==> job 8871 <==
==> flow/design.v (excerpt) <==
module catTrap(Clk, Reset, Down_b, hCount, vCount, rgb, bright, Block_col, Block_row);
	input	Clk, Reset, Down_b;
	input [7:0] Block_col, Block_row;
	reg btn_flag;
	integer i, j;
	reg [6:0] state;
	input [9:0] hCount, vCount;
	reg [83:0] board_map;    
	output reg [11:0] rgb;
	input bright;
	reg [1:0] cat_flag;
	reg [2:0] block_col;
  reg [2:0] block_row;
	reg [2:0] cat_col;
	reg [2:0] cat_row;
	localparam
		START =    7'b1000000,
		PLAY =   7'b0100000,
		GAMEOVER =   7'b0010000,
		GAMEWIN =  7'b0001000,
	WHITE = 12'b1111_1111_1111;
	parameter GRAY = 12'b1010_1010_1010;
	parameter BLACK = 12'b0000_0000_0000;
	parameter RED = 12'b1111_0000_0000;
	parameter ORANGE = 12'b1111_1000_0000;
	parameter GREEN = 12'b0000_1111_0000;
	wire [11:0] color [0:3];
	wire inbound;
	wire box00, box01, box02, box03, box04, box05, box06;
	wire box10, box11, box12, box13, box14, box15, box16;
	wire box20, box21, box22, box23, box24, box25, box26;
	wire box30, box31, box32, box33, box34, box35, box36;
	wire box40, box41, box42, box43, box44, box45, box46;
	wire box50, box51, box52, box53, box54, box55, box56;
	assign color[0] = WHITE;
	assign color[1] = GRAY;
	assign color[2] = ORANGE;
	assign color[3] = BLACK;
	always@ (*)
	begin
    	if(~bright )	 
			rgb = BLACK;
		else if (inbound)
		begin
			if(box00)
				rgb = color[board_map[70 +: 2]];
			else if (box01)
				rgb = color[board_map[72 +: 2]];
			else if (box02)
				rgb = color[board_map[74 +: 2]];
			else if (box03)
				rgb = color[board_map[76 +: 2]];
			else if (box04)
				rgb = color[board_map[78 +: 2]];
			else if (box05)
				rgb = color[board_map[80 +: 2]];
			else if (box06)
				rgb = color[board_map[82 +: 2]];
			else if (box10)
				rgb = color[board_map[56 +: 2]];
			else if (box11)
				rgb = color[board_map[58 +: 2]];
			else if (box12)
				rgb = color[board_map[60 +: 2]];
			else if (box13)
				rgb = color[board_map[62 +: 2]];
			else if (box14)
				rgb = color[board_map[64 +: 2]];
			else if (box15)
				rgb = color[board_map[66 +: 2]];
			else if (box16)
				rgb = color[board_map[68 +: 2]];
			else if (box20)
				rgb = color[board_map[42 +: 2]];
			else if (box21)
				rgb = color[board_map[44 +: 2]];
			else if (box22)
				rgb = color[board_map[46 +: 2]];
			else if (box23)
				rgb = color[board_map[48 +: 2]];
			else if (box24)
				rgb = color[board_map[50 +: 2]];
			else if (box25)
  ...
clock: 6.8 ns
lec_check: 0
cap_margin: 40
cell_pad_in_sites_detail_placement: 0
core_margin: 2
core_utilization: 40
cts_cluster_diameter: 67
cts_cluster_size: 37
hold_slack_margin: 0.07
min_routing_layer: met1
place_density_lb_addon: 0.04
setup_slack_margin: 1.95
slew_margin: 20
run.sh (not shown) runs the stock make flow with config.mk's settings and CLKGATE_MAP_FILE=.
==> inputs of job 972, as changes to job 8871 <==
==> flow/config.mk (replaced) <==
export PLATFORM = sky130hd
export DESIGN_NAME = catTrap
export DESIGN_NICKNAME = catTrap
export VERILOG_FILES = /design/flow/design.v
export SDC_FILE = /design/flow/constraint.sdc
export NUM_CORES = 4
export LEC_CHECK = 0
export ABC_AREA = 1
export CAP_MARGIN = 0
export CELL_PAD_IN_SITES_DETAIL_PLACEMENT = 0
export CORE_MARGIN = 2
export CORE_UTILIZATION = 72
export CTS_CLUSTER_DIAMETER = 67
export CTS_CLUSTER_SIZE = 86
export HOLD_SLACK_MARGIN = 0.07
export MIN_ROUTING_LAYER = met1
export PLACE_DENSITY_LB_ADDON = 0.3
export SLEW_MARGIN = 20
==> flow/constraint.sdc (replaced) <==
create_clock -name core_clock -period 5.05 [get_ports {Clk}]
set_input_delay 1.0100 -clock core_clock [delete_from_list [all_inputs] [get_ports {Clk}]]
set_output_delay 1.0100 -clock core_clock [all_outputs]
set_load 0.01 [all_outputs]
==> summary.txt <==
run metrics: library cells used by synthesis 63, syn nets 3379, Adder-Cell Fraction of Synth Area 7.00%, Yosys top cell by area nand2_1, post-DP HPWL 76.0 mm, xor/xnor share 1.46%, GP Congestion 1.30, simple share 39.0%, Avg Cell Area, Syn 5.34 um2, Err [ERROR DPL-0038] Utilization greater than 100%, impossible to legalize, Place WS -3950 ps, DIE AREA 0.0254 mm2, cell area after synthesis 0.0174 mm2, Last stage 4_1_cts, Die X 159 um, Mux area share 0%, run status stopped before the end, Die Ht 159 um, yosys stat area 0.0174 mm2, Site Rows 56, DP Cell Count 4090
(the above is from job 972)
==> summary.txt <==
flow finished, numbers: GP Congestion 1.13, Adder-Cell Fraction of Synth Area 7.32%, Die Ht 208 um, yosys stat area 0.0166 mm2, post-DP HPWL 81.6 mm, DP Cell Count 3334, PnR worst setup slack -458 ps, Failed Checks setup timing, multi-input logic area 0.0156 mm2, Site Rows 74, run status finished with violations, Yosys top cell by area dfrtp_1, number of setup violations in the final report 89, drt via density 7.09, cell area after synthesis 0.0166 mm2, library cells used by synthesis 108, simple share 28.7%, met1 usage in global routing 57.6%, Die X 208 um, Mux area share 1.15%
(the above is from job 8871)

* * *

==> run a: inputs <==
catTrap again, from the RTL that the note above started with.
export LEC_CHECK = 0
export ABC_AREA = 1
export CAP_MARGIN = 20
export CORE_MARGIN = 2
export CORE_UTILIZATION = 72
export CTS_CLUSTER_SIZE = 72
export MAX_ROUTING_LAYER = met4
export PLACE_DENSITY_LB_ADDON = 0.01
export SETUP_SLACK_MARGIN = 0.71
export SLEW_MARGIN = 20
create_clock -name core_clock -period 5.18 [get_ports {Clk}]
==> run b (differences from run a) <==
==> flow/config.mk (replaced) <==
export PLATFORM = sky130hd
export DESIGN_NAME = catTrap
export DESIGN_NICKNAME = catTrap
export VERILOG_FILES = /design/flow/design.v
export SDC_FILE = /design/flow/constraint.sdc
export NUM_CORES = 4
export LEC_CHECK = 0
export CAP_MARGIN = 20
export CORE_MARGIN = 2
export CORE_UTILIZATION = 30
export SLEW_MARGIN = 20
==> flow/constraint.sdc (replaced) <==
create_clock -name core_clock -period 10.0 [get_ports {Clk}]
set_input_delay 2.0000 -clock core_clock [delete_from_list [all_inputs] [get_ports {Clk}]]
set_output_delay 2.0000 -clock core_clock [all_outputs]
set_load 0.01 [all_outputs]
==> run c (differences from run a) <==
==> flow/config.mk (replaced) <==
export PLATFORM = sky130hd
export DESIGN_NAME = catTrap
export DESIGN_NICKNAME = catTrap
export VERILOG_FILES = /design/flow/design.v
export SDC_FILE = /design/flow/constraint.sdc
export NUM_CORES = 4
export LEC_CHECK = 0
export ABC_AREA = 1
export CAP_MARGIN = 20
export CORE_ASPECT_RATIO = 1.3
export CORE_MARGIN = 2
export CORE_UTILIZATION = 26
export CTS_CLUSTER_DIAMETER = 296
export SLEW_MARGIN = 15
==> flow/constraint.sdc (replaced) <==
create_clock -name core_clock -period 10.0 [get_ports {Clk}]
set_input_delay 2.0000 -clock core_clock [delete_from_list [all_inputs] [get_ports {Clk}]]
set_output_delay 2.0000 -clock core_clock [all_outputs]
set_load 0.01 [all_outputs]
==> results <==
Run c ran to the end with no violations. Run a did not get past clock tree synthesis. Run b completed without violations. The highest die area belongs to run c, the lowest to run a. Area after synthesis: run c is larger than run b (about 4.6%). Between run b and run c, the lower wire length is in run c (gap 7.6%, measured against run c). In run b the worst setup slack is better than in run c, by 0.27 ns. Between run c and run b, the lower global-route usage is in run c (gap 7.8 points).
==> figures <==
metric                                                               run b                    run c                   run a
Result of the run                                  complete, no violations  complete, no violations  stopped before the end
Failing step                                                             -                        -    clock tree synthesis
Setup WS post-layout                                              0.583 ns                 0.315 ns                       -
Number of placed instances, taps included                            3,181                    4,212                   4,082
Data buffer area share                                               6.81%                    7.87%                       -
Mean cell area of the mapped netlist                             6.58 um^2                5.34 um^2               5.34 um^2
Yosys stat cell total                                                2,524                    3,252                   3,252
Data arrival at the endpoint of the critical path                  9.72 ns                  7.68 ns                       -
Critical R2R Capture                                         board_map[37]            board_map[56]                       -
Post-CTS setup buffer count                                              0                        8                       -
Worst Clk Skew                                                   0.0209 ns                0.0153 ns                       -
Die extent in y                                                     239 um                   299 um                  159 um
